== run A ==
==> flow/design.v <==
module cpu_design (reset, clock, write_read, M_address, M_data_in, M_data_out,overflow,status);
input reset,clock;
input[7:0] M_data_in;
output reg write_read,overflow;
output reg [7:0] M_data_out;
output reg[11:0] M_address;
reg[15:0] IR;
reg[7:0] MDR;
reg[11:0] MAR,PC;
reg [7:0]R0;
reg [7:0]R1;
reg [7:0]R2;
reg [7:0]R3;
reg [7:0]A;
reg [8:0]F;
output reg[2:0] status;
parameter idle=4'b0000, load=4'b0001, move=4'b0010, add=4'b0011, sub=4'b0100, AND=4'b0101;
parameter OR=4'b0110, XOR=4'b0111, shrp=4'b1000, shlp=4'b1001, swap=4'b1010, jmp=4'b1011;
parameter jz=4'b1100, read=4'b1101, write=4'b1110, stop=4'b1111; 
always@(*)  
begin
	if((reset==1)&&(status==3)&&(IR[15:12]==write)) 
		write_read=1'b1; 
	else
		write_read=1'b0; 
	M_address=MAR;
	M_data_out=MDR;
	overflow=F[8]^F[7];
 end
always @(negedge clock or negedge reset) 
begin
	if(reset==1'b0)
	begin
		MAR<=12'b000000000000;
		status<=3'b000; 
	end
	else  
		case (status)
			3'b000: begin
						status<=3'b001;
						MAR<=PC;
						case(IR[9:8])
							2'b00: A<=R0;
							2'b01: A<=R1;
							2'b10: A<=R2;
							2'b11: A<=R3;
						endcase
					end
			3'b001: begin
						if(IR[15:12]==stop)status<=1;
						else if (IR[15:12]==swap|| (IR[15:12]==jmp)|| IR[15:12]==jz || IR[15:12]==read || IR[15:12]==write) 
							status<=3'b010;
						else
							status<=3'b000;
					end
			3'b010:begin 
						if(IR[15:12]==swap)
							status <= 3'b000;
						else if ((IR[15:12]==jmp)||(IR[15:12]==read)||(IR[15:12]==write))
						begin
							MAR <= IR[11:0];
							status <= 3'b011;
						end
						else if((IR[15:12]==jz)&& (R0[7:0] == 8'b0000_0000)) 
						begin
							MAR <= IR[11:0];
							status <= 3'b011;
						end
						else
						begin
							MAR <= PC;
							status <= 3'b011;
						end
					end
			3'b011:begin
						if((IR[15:12]==write) || (IR[15:12]==read))
						begin
							MAR<=PC;
							status<=3'b100;
						end
						else
							status<=3'b000;
					 end
			3'b100:begin
						status<=3'b000;
					 end
			default:status<=3'b000;
		endcase
end
always@(posedge clock or negedge reset) 
begin
	if(reset==1'b0) 
	begin
		IR<=16'h0000;
		PC<=12'b000000000000;
		MDR<=8'b00000000;
		R0<=8'b00000000;
		R1<=8'b00000000;
		R2<=8'b00000000;
		F=9'b000000000;
		R3<=8'b00000000; 
	end
	else
	begin
		case (status)
			3'b000: begin
						IR[15:8]<=M_data_in;
						IR[7:0]<=8'b00000000; 
						PC<=PC+12'b000000000001; 
					end  
			3'b001: begin  
						case(IR[15:12]) 
							load: R0<={4'b0000,IR[11:8]}; 
							swap:begin
									case(IR[11:10])
										2'b00:begin
													case(IR[9:8])
														2'b00:R0<=R0;
														2'b01:R1<=R0;
														2'b10:R2<=R0;
														2'b11:R3<=R0;
													endcase
												end
										2'b01:begin
													case(IR[9:8])
														2'b00:R0<=R1;
														2'b01:R1<=R1;
														2'b10:R2<=R1;
														2'b11:R3<=R1;
													endcase
												end
										2'b10:begin
													case(IR[9:8])
														2'b00:R0<=R2;
														2'b01:R1<=R2;
														2'b10:R2<=R2;
														2'b11:R3<=R2;
													endcase
												end
										2'b11:begin
													case(IR[9:8])
														2'b00:R0<=R3;
														2'b01:R1<=R3;
														2'b10:R2<=R3;
														2'b11:R3<=R3;
													endcase
												end
									endcase
								  end
							shlp:begin 
									case(IR[11:10]) 
										2'b00:R0<=R0<<1;
										2'b01:R1<=R1<<1;
										2'b10:R2<=R2<<1;
										2'b11:R3<=R3<<1;
									endcase
								  end
							shrp:begin
									case(IR[11:10]) 
										2'b00:R0<=R0>>1;
										2'b01:R1<=R1>>1;
										2'b10:R2<=R2>>1;
										2'b11:R3<=R3>>1;
									endcase
								  end
							add:begin
									case(IR[11:10])
										2'b00:begin
													F=A+R0;
													R0<=F[7:0];
												end
										2'b01:begin
													F=A+R1;
													R1<=F[7:0];
												end
										2'b10:begin
													F=A+R2;
													R2<=F[7:0];
												end
										2'b11:begin
													F=A+R3;
													R3<=F[7:0];
												end
									endcase
								 end
							sub:begin
									case(IR[11:10])
										2'b00:begin
													F=R0-A;
													R0<=F[7:0];
												end
										2'b01:begin
													F=R1-A;
													R1<=F[7:0];
												end
										2'b10:begin
													F=R2-A;
													R2<=F[7:0];
												end
										2'b11:begin
													F=R3-A;
													R3<=F[7:0];
												end
									endcase
								 end
							move:begin
										case(IR[11:10])
											2'b00:R0<=A;
											2'b01:R1<=A;
											2'b10:R2<=A;
											2'b11:R3<=A;
										endcase
								  end
							AND:begin
									case(IR[11:10])
										2'b00:R0=R0 & A;
										2'b01:R1=R1 & A;
										2'b10:R2=R2 & A;
										2'b11:R3=R3 & A;
									endcase
								 end
							OR:begin
									case(IR[11:10])
										2'b00:R0=R0 | A;
										2'b01:R1=R1 | A;
										2'b10:R2=R2 | A;
										2'b11:R3=R3 | A;
									endcase
								end
							XOR:begin
									case(IR[11:10])
										2'b00:R0=R0 ^ A;
										2'b01:R1=R1 ^ A;
										2'b10:R2=R2 ^ A;
										2'b11:R3=R3 ^ A;
									endcase
								 end
							default:;
						endcase
					end 
			3'b010:begin
						case(IR[15:12])
							swap:begin
									case(IR[11:10])
										2'b00:R0<=A;
										2'b01:R1<=A;
										2'b10:R2<=A;
										2'b11:R3<=A;
									endcase
								  end
							read:begin
									IR[7:0]<=M_data_in;
									PC<=PC+12'b000000000001;
								  end
							write:begin
										IR[7:0]<=M_data_in;
										PC<=PC+12'b000000000001;
										MDR<=R0;
									end
							jmp:begin
									IR[7:0]<=M_data_in;
									PC<=PC+12'b000000000001;
								 end
							jz:begin
									IR[7:0]<=M_data_in;
									PC<=PC+12'b000000000001;
								end
						endcase
					 end
			3'b011:begin
						case(IR[15:12])
							jmp:begin
										PC<=IR[11:0];
									end
							jz:begin
									if(R0==8'b00000000)
										PC<=IR[11:0];
								end
							read:begin
									R0<=M_data_in;
								end
							default:;
						endcase
					 end
			3'b100:begin
					 end
			default:; 
		endcase
	end
end 
endmodule
Settings: LEC_CHECK=0, CAP_MARGIN=20, CORE_ASPECT_RATIO=0.5, CORE_MARGIN=2, CORE_UTILIZATION=40, CTS_CLUSTER_DIAMETER=333, CTS_CLUSTER_SIZE=90, SLEW_MARGIN=20; clock period 8.0 ns.
run.sh (not shown) runs the stock make flow with config.mk's settings and CLKGATE_MAP_FILE=.
For run B, these inputs were changed with respect to run A:
Settings: CORE_ASPECT_RATIO removed (was 0.5); CTS_CLUSTER_SIZE removed (was 90); CTS_CLUSTER_DIAMETER removed (was 333); CORE_UTILIZATION changed from 40 to 66; the clock period (ns, I/O delays scaled along) changed from 8.0 to 10.6.
- Every run (run A and run B) finished clean.
- Reported for run A and run B, register bit count reported by yosys turned out identical to the last digit.
- On clock-cell share of area, run A tracks run B almost exactly.
- Run B has slack of the critical path above what run A had.
- [compare] base=run A new=run B: total cell area reported by yosys after synthesis was more or less identical; global-route usage increased 14 points; die area saw a decrease; wire length lost 9.7%.
- Final weighted congestion in routability-driven placement in run B vs run A: up about 3.6%
- The higher number of buffer and inverter stages on the critical path of run A and run B is in run B.
- Changes observed in run B relative to run A: actual transition at the worst max-transition pin increased 0.15 ns; design area decreased about 3%.
[inputs] run C vs run B
Settings: ABC_AREA newly set to 1; PLACE_DENSITY newly set to 0.38; the clock period (ns, I/O delays scaled along) changed from 10.6 to 6.78.
==> results <==
Final net count in run C is about 32% higher than in run B. Delta (run C minus run B): overall track demand over capacity in global routing now larger, routed length on met3 has remained practically unchanged.

---

RTL: the design.v shown in full above, as it stands there.
export LEC_CHECK = 0
export CAP_MARGIN = 20
export CORE_MARGIN = 2
export CORE_UTILIZATION = 40
export CTS_CLUSTER_DIAMETER = 333
export CTS_CLUSTER_SIZE = 13
export SLEW_MARGIN = 20
export TNS_END_PERCENT = 40
create_clock -name core_clock -period 8.0 [get_ports {clock}]
Edit:
--- a/flow/config.mk
+++ b/flow/config.mk
@@ -9 +9 @@
-export CORE_MARGIN = 2
+export CORE_MARGIN = 7
@@ -11,2 +11 @@
-export CTS_CLUSTER_DIAMETER = 333
-export CTS_CLUSTER_SIZE = 13
+export CTS_CLUSTER_SIZE = 48
@@ -14 +12,0 @@
-export TNS_END_PERCENT = 40
Routed wire length climbs by 0.91%; register-to-register slack gets better by 0.13 ns; clock-buffer cell count does not change; setup slack is better by 0.020 ns; die size grows by 12%; final area barely changes; area after synthesis stays the same; global-route usage went down by 2.8 points; non-clock buffer count goes up by 3.
Edit:
--- a/flow/config.mk
+++ b/flow/config.mk
@@ -9 +9 @@
-export CORE_MARGIN = 7
+export CORE_MARGIN = 3
@@ -11 +11 @@
-export CTS_CLUSTER_SIZE = 48
+export HOLD_SLACK_MARGIN = -0.04
After rerunning: The new run completed with no timing, DRC or antenna violations; critical path depth is unchanged; clock-buffer cell count stays the same; design area barely changes; worst setup slack got worse by 0.0058 ns; routed wire length goes down by 1.2%; via count fell by 1.0%; clock skew drops by 0.0087 ns.
Edit:
--- a/flow/config.mk
+++ b/flow/config.mk
@@ -9,3 +9,2 @@
-export CORE_MARGIN = 3
-export CORE_UTILIZATION = 40
-export HOLD_SLACK_MARGIN = -0.04
+export CORE_MARGIN = 2
+export CORE_UTILIZATION = 68
==> flow/constraint.sdc (replaced) <==
create_clock -name core_clock -period 7.69 [get_ports {clock}]
set_input_delay 1.5380 -clock core_clock [delete_from_list [all_inputs] [get_ports {clock}]]
set_output_delay 1.5380 -clock core_clock [all_outputs]
set_load 0.01 [all_outputs]
Result:
- The changed run ran to the end with no violations
- cell count decreases by 6.9%
- die size decreases by 42%
- routed wire length decreases by about 4%
- sequential share of layout area increases by 0.24 points
- critical path depth stays the same
- register-to-register slack got worse by 0.10 ns
- non-clock buffer count increases by 1
- design area decreases by about 1.2%
- clock-buffer cell count is unchanged
